==> inputs of umber <==
==> flow/design.v <==
module circle(input logic clk, input logic rst_n, input logic [2:0] colour,
              input logic [7:0] centre_x, input logic [6:0] centre_y, input logic [7:0] radius,
              input logic start, output logic done,
              output logic [7:0] vga_x, output logic [6:0] vga_y,
              output logic [2:0] vga_colour, output logic vga_plot);
logic y_increment, x_increment, crit1_increment, crit2_increment, loop_start, plot;
logic [9:0] offset_x, next_vgax, offset_y, next_vgay, crit;
logic [3:0] state, next_state, which_octant; 
assign vga_colour = colour; 
localparam x_dimension = 159; 
localparam y_dimension = 119;  
localparam RESET = 4'b0000;
localparam START_DRAWING = 4'b0001;
localparam BIG_LOOP = 4'b0010;
localparam OCTANT_1 = 4'b0011;
localparam OCTANT_2 = 4'b0100;
localparam OCTANT_3 = 4'b0101;
localparam OCTANT_4 = 4'b0110;
localparam OCTANT_5 = 4'b0111;
localparam OCTANT_6 = 4'b1000;
localparam OCTANT_7 = 4'b1001;
localparam OCTANT_8 = 4'b1010;
localparam INCREMENT_Y = 4'b1011;
localparam INCREMENT_CRIT1 = 4'b1100;
localparam INCREMENT_CRIT2 = 4'b1101;
localparam DONE_ALL = 4'b1110;
always_ff @(posedge clk or negedge rst_n) begin 
	if(!rst_n) state = RESET; 
	else state = next_state; 
end  
always_comb begin 
	if (plot ==1 && $signed(next_vgax) >= 0 && $signed(next_vgax) <= x_dimension && $signed(next_vgay) >= 0 && $signed(next_vgay) <= y_dimension)
		vga_plot = 1;
	else vga_plot = 0;
end
always_ff @(posedge clk) begin
	if(loop_start == 1) offset_y <= 10'd0; 
	else if (y_increment) offset_y <= offset_y + 10'd1;
	else offset_y <= offset_y;
end
always_ff @ (posedge clk) begin
	if(loop_start == 1) offset_x <= radius;
	else if (x_increment) offset_x <= offset_x - 10'd1;
	else offset_x <= offset_x;
end
always_ff @ (posedge clk) begin
	if(loop_start == 1) crit <= 10'd1 - radius;
	else if (crit1_increment) crit <= crit + (10'd2 * offset_y) + 10'd1; 
	else if (crit2_increment) crit <= crit + (10'd2 * (offset_y - offset_x)) + 10'd1;
	else crit <= crit;
end  
always_ff @(posedge clk) begin 
	if (loop_start == 1) begin
		next_vgax = centre_x + radius;
		next_vgay = centre_y; end
	else
	case(which_octant) 
	4'd1: begin
		next_vgax = centre_x + offset_x;
		next_vgay = centre_y + offset_y; end
	4'd2: begin
		next_vgax = centre_x + offset_y;
		next_vgay = centre_y + offset_x; end
	4'd3: begin
		next_vgax = centre_x - offset_x;
		next_vgay = centre_y + offset_y; end
	4'd4: begin
		next_vgax = centre_x - offset_y;
		next_vgay = centre_y + offset_x; end
	4'd5: begin
		next_vgax = centre_x - offset_x;
		next_vgay = centre_y - offset_y; end
	4'd6: begin
		next_vgax = centre_x - offset_y;
		next_vgay = centre_y - offset_x; end
	4'd7: begin
		next_vgax = centre_x + offset_x;
		next_vgay = centre_y - offset_y; end
	4'd8: begin
		next_vgax = centre_x + offset_y;
		next_vgay = centre_y - offset_x; end
	default:  begin
		next_vgax = next_vgax;
		next_vgay = next_vgay; end
	endcase
end  
assign vga_x = next_vgax[7:0];
assign vga_y = next_vgay[6:0];
always_comb begin
	case(state)
	RESET: begin
		if (start) begin
			next_state = START_DRAWING; 
			end
		else next_state = RESET;
		end
	START_DRAWING: begin 
			next_state = BIG_LOOP; end 
	BIG_LOOP: begin  
			if ($signed(offset_y) <= $signed(offset_x)) next_state = OCTANT_1;  
			else next_state = DONE_ALL; 
		end
	OCTANT_1: next_state = OCTANT_2; 
	OCTANT_2: next_state = OCTANT_3;  
	OCTANT_3: next_state = OCTANT_4; 
	OCTANT_4: next_state = OCTANT_5; 
	OCTANT_5: next_state = OCTANT_6; 
	OCTANT_6: next_state = OCTANT_7;  
	OCTANT_7: next_state = OCTANT_8; 
	OCTANT_8: next_state = INCREMENT_Y; 
	INCREMENT_Y: next_state = INCREMENT_CRIT1; 
	INCREMENT_CRIT1: begin 
		if($signed(crit) <= 0) next_state = BIG_LOOP; 
		else next_state = INCREMENT_CRIT2;  
		end
	INCREMENT_CRIT2: next_state = BIG_LOOP; 
	DONE_ALL: next_state = DONE_ALL;  
	default: next_state = RESET;  
	endcase
end  
always_comb begin
	case(state) 
	RESET: begin
		loop_start = 0;
		which_octant = 0;
		plot = 0;
		x_increment = 0;
		y_increment = 0;
		crit1_increment = 0;
		crit2_increment  = 0;
		done = 0;
		end
	START_DRAWING: begin
		loop_start = 1;
		which_octant = 0;
		plot = 0;
		x_increment = 0;
		y_increment = 0;
		crit1_increment = 0;
		crit2_increment  = 0;
		done = 0;
		end
	BIG_LOOP: begin
		loop_start = 0;
		which_octant = 0;
		plot = 0;
		x_increment = 0;
		y_increment = 0;
		crit1_increment = 0;
		crit2_increment  = 0;
		done = 0;
		end
	OCTANT_1: begin
		loop_start = 0;
		which_octant = 4'd1;
		plot = 1;
		x_increment = 0;
		y_increment = 0;
		crit1_increment = 0;
		crit2_increment  = 0;
		done = 0;
		end
	OCTANT_2: begin
		loop_start = 0;
		which_octant = 4'd2;
		plot = 1;
		x_increment = 0;
		y_increment = 0;
		crit1_increment = 0;
		crit2_increment  = 0;
		done = 0;
		end
	OCTANT_3: begin
		loop_start = 0;
		which_octant = 4'd3;
		plot = 1;
		x_increment = 0;
		y_increment = 0;
		crit1_increment = 0;
		crit2_increment  = 0;
		done = 0;
		end
	OCTANT_4: begin
		loop_start = 0;
		which_octant = 4'd4;
		plot = 1;
		x_increment = 0;
		y_increment = 0;
		crit1_increment = 0;
		crit2_increment  = 0;
		done = 0;
		end
	OCTANT_5: begin
		loop_start = 0;
		which_octant = 4'd5;
		plot = 1;
		x_increment = 0;
		y_increment = 0;
		crit1_increment = 0;
		crit2_increment  = 0;
		done = 0;
		end
	OCTANT_6: begin
		loop_start = 0;
		which_octant = 4'd6;
		plot = 1;
		x_increment = 0;
		y_increment = 0;
		crit1_increment = 0;
		crit2_increment  = 0;
		done = 0;
		end
	OCTANT_7: begin
		loop_start = 0;
		which_octant = 4'd7;
		plot = 1;
		x_increment = 0;
		y_increment = 0;
		crit1_increment = 0;
		crit2_increment  = 0;
		done = 0;
		end
	OCTANT_8: begin
		loop_start = 0;
		which_octant = 4'd8;
		plot = 1;
		x_increment = 0;
		y_increment = 0;
		crit1_increment = 0;
		crit2_increment  = 0;
		done = 0;
		end
	INCREMENT_Y: begin
		loop_start = 0;
		which_octant = 4'd8;
		plot = 1;
		x_increment = 0;
		y_increment = 1;
		crit1_increment = 0;
		crit2_increment  = 0;
		done = 0;
		end
	INCREMENT_CRIT1: begin
		if($signed(crit) <= 0) begin crit1_increment = 1; x_increment = 0; end 
		else begin x_increment = 1; crit1_increment = 0; end  
		loop_start = 0;
		which_octant = 0;
		plot = 0;
		y_increment = 0;
		crit2_increment  = 0;
		done = 0;
		end
	INCREMENT_CRIT2: begin
		loop_start = 0;
		which_octant = 0;
		plot = 0;
		x_increment = 0;
		y_increment = 0;
		crit1_increment = 0;
		crit2_increment  = 1;
		done = 0;
		end
	DONE_ALL: begin
		loop_start = 0;
		which_octant = 0;
		plot = 0;
		x_increment = 0;
		y_increment = 0;
		crit1_increment = 0;
		crit2_increment  = 0;
		done = 1;
		end
	default:  begin
		loop_start = 0;
		which_octant = 0;
		plot = 0;
		x_increment = 0;
		y_increment = 0;
		crit1_increment = 0;
		crit2_increment  = 0;
		done = 0;
		end
	endcase
end  
endmodule
module reuleaux(input logic clk, input logic rst_n, input logic [2:0] colour,
                input logic [7:0] centre_x, input logic [6:0] centre_y, input logic [7:0] diameter,
                input logic start, output logic done,
                output logic [7:0] vga_x, output logic [6:0] vga_y,
                output logic [2:0] vga_colour, output logic vga_plot);
localparam RESET = 4'b0000;
localparam CIRCLE_1 = 4'b0001;
localparam CIRCLE_2 = 4'b0010;
localparam CIRCLE_3 = 4'b0011;
localparam DONE = 4'b0100;
logic [7:0] corner_x1, corner_y1, corner_x2, corner_y2, corner_x3, corner_y3;
logic circle_1_start, circle_2_start, circle_3_start, circle_1_done, circle_2_done, circle_3_done, circle_1_plot, circle_2_plot, circle_3_plot; 
logic [7:0] circle_1_x, circle_2_x, circle_3_x;
logic [6:0] circle_1_y, circle_2_y, circle_3_y;
logic [3:0] state, next_state;
logic [2:0] circle_1_colour_out, circle_2_colour_out, circle_3_colour_out;
assign vga_colour = colour; 
assign corner_x1 = centre_x + (diameter / 2); 
assign corner_y1 = centre_y + (((diameter * 978122)/564719)/6);
assign corner_x2 = centre_x - (diameter / 2);
assign corner_y2 = centre_y + (((diameter * 978122)/564719)/6);
assign corner_x3 = centre_x;
assign corner_y3 = centre_y - (((diameter * 978122)/564719)/3);
circle circle_1(.clk(clk), .rst_n(rst_n),  .colour(colour),
	.centre_x(corner_x1), .centre_y(corner_y1), .radius(diameter),
	 .start(circle_1_start), .done(circle_1_done), .vga_x(circle_1_x), .vga_y(circle_1_y), 
	.vga_colour(circle_1_colour_out), .vga_plot(circle_1_plot) );
circle circle_2(.clk(clk), .rst_n(rst_n),  .colour(colour),
	.centre_x(corner_x2), .centre_y(corner_y2), .radius(diameter),
	 .start(circle_2_start), .done(circle_2_done), .vga_x(circle_2_x), .vga_y(circle_2_y), 
	.vga_colour(circle_2_colour_out), .vga_plot(circle_2_plot) );
circle circle_3(.clk(clk), .rst_n(rst_n),  .colour(colour),
	.centre_x(corner_x3), .centre_y(corner_y3), .radius(diameter),
	 .start(circle_3_start), .done(circle_3_done), .vga_x(circle_3_x), .vga_y(circle_3_y), 
	.vga_colour(circle_3_colour_out), .vga_plot(circle_3_plot) );
always_comb begin 
	if (circle_1_plot ==1 
			&& $signed(circle_1_x) >= $signed(0) 
			&& $signed(circle_1_x) <= $signed(corner_x3) 
			&& (circle_1_y) >= (corner_y3) 
			&& (circle_1_y) <= (corner_y2) 
		) begin
		vga_x = circle_1_x;
		vga_y = circle_1_y;
		vga_plot = circle_1_plot;
		end
	else if (circle_2_plot == 1 
			&& $signed(circle_2_x) >= $signed(corner_x3)
			&& $signed(circle_2_x) <= $signed(corner_x1) 
			&& (circle_2_y) >= (corner_y3) 
			&& (circle_2_y) <= (corner_y1) 
		) begin
		vga_x = circle_2_x;
		vga_y = circle_2_y;
		vga_plot = circle_2_plot;
		end
	else if (circle_3_plot == 1
			&& $signed(circle_3_x) >= $signed(corner_x2)
			&& $signed(circle_3_x) <= $signed(corner_x1)
			&& (circle_3_y) >= (corner_y3) 
			&& (circle_3_y) <= (corner_y1 + diameter) 
			) begin
		vga_x = circle_3_x;
		vga_y = circle_3_y;
		vga_plot = circle_3_plot;
		end
	else begin 
		vga_x = 0;
		vga_y = 0;
		vga_plot = 0;
		end
end
always_ff @(posedge clk or negedge rst_n) begin 
	if(!rst_n) state = RESET; 
	else state = next_state; 
end  
always_comb begin
	case(state)
	RESET: begin
		if (start) next_state = CIRCLE_1;
		else next_state = RESET;
		end
	CIRCLE_1: begin
		if (circle_1_done) next_state = CIRCLE_2;
		else next_state = CIRCLE_1;
		end
	CIRCLE_2: begin
		if (circle_2_done) next_state = CIRCLE_3;
		else next_state = CIRCLE_2;
		end
	CIRCLE_3: begin
		if (circle_3_done) next_state = DONE;
		else next_state = CIRCLE_3;
		end
	DONE: next_state = DONE;
	default: next_state = RESET;
	endcase
end
always_comb begin  
	case(state)
	RESET: begin
		circle_1_start = 0;
		circle_2_start = 0;
		circle_3_start = 0;
		done = 0; end
	CIRCLE_1:  begin
		circle_1_start = 1;
		circle_2_start = 0;
		circle_3_start = 0;
		done = 0; end
	CIRCLE_2: begin
		circle_1_start = 0;
		circle_2_start = 1;
		circle_3_start = 0;
		done = 0; end
	CIRCLE_3: begin
		circle_1_start = 0;
		circle_2_start = 0;
		circle_3_start = 1;
		done = 0; end
	DONE: begin
		circle_1_start = 0;
		circle_2_start = 0;
		circle_3_start = 0;
		done = 1; end
	default:  begin
		circle_1_start = 0;
		circle_2_start = 0;
		circle_3_start = 0;
		done = 0; end
	endcase
end  
endmodule
==> flow/run.sh <==
#!/bin/bash
# the make line also repeats each setting of config.mk as NAME=value (left out here)
make -C /OpenROAD-flow-scripts/flow DESIGN_CONFIG=/design/flow/config.mk WORK_HOME=/design/flow/orfs CLKGATE_MAP_FILE= finish
==> flow/config.mk <==
export PLATFORM = sky130hd
export DESIGN_NAME = reuleaux
export DESIGN_NICKNAME = reuleaux
export VERILOG_FILES = /design/flow/design.v
export SDC_FILE = /design/flow/constraint.sdc
export NUM_CORES = 4
export LEC_CHECK = 0
export ABC_AREA = 1
export CAP_MARGIN = 15
export CELL_PAD_IN_SITES_DETAIL_PLACEMENT = 1
export CORE_ASPECT_RATIO = 0.51
export CORE_MARGIN = 6
export CORE_UTILIZATION = 64
export CTS_CLUSTER_DIAMETER = 123
export CTS_CLUSTER_SIZE = 59
export MAX_ROUTING_LAYER = met4
export SLEW_MARGIN = 10
==> flow/constraint.sdc <==
create_clock -name core_clock -period 42.7 [get_ports {clk}]
set_input_delay 8.5400 -clock core_clock [delete_from_list [all_inputs] [get_ports {clk}]]
set_output_delay 8.5400 -clock core_clock [all_outputs]
set_load 0.01 [all_outputs]
==> inputs of cedar, as changes to umber <==
==> flow/config.mk (replaced) <==
export PLATFORM = sky130hd
export DESIGN_NAME = reuleaux
export DESIGN_NICKNAME = reuleaux
export VERILOG_FILES = /design/flow/design.v
export SDC_FILE = /design/flow/constraint.sdc
export NUM_CORES = 4
export LEC_CHECK = 0
export CAP_MARGIN = 20
export CORE_MARGIN = 2
export CORE_UTILIZATION = 40
export SLEW_MARGIN = 20
==> flow/constraint.sdc (replaced) <==
create_clock -name core_clock -period 33.4 [get_ports {clk}]
set_input_delay 6.6800 -clock core_clock [delete_from_list [all_inputs] [get_ports {clk}]]
set_output_delay 6.6800 -clock core_clock [all_outputs]
set_load 0.01 [all_outputs]
==> results.toml <==
# generated from flow reports
[synth]
netlist.top_cell.by_area = "sky130_fd_sc_hd__ha_1"
synth.cellmix.adderShare = 0.187
postSynthSeqShare = 0.177
synth.cellmix.simpleShare = 0.201
ao_oa_area_share = 0.256

[outcome]
status = "no timing/DRC/antenna violations"

[floorplan]
std_cell_rows = 100
coreArea_sq_mm = 0.0743
That was cedar.
==> results.toml <==
# yosys + openroad results
[floorplan]
coreArea_sq_mm = 0.0468
std_cell_rows = 56

[outcome]
firstError = "[ERROR DPL-0033] detailed placement checks failed during check placement."
status = "did not finish"
flow.stopped_at = "3_5_place_dp"

[synth]
postSynthSeqShare = 0.171
That was umber.
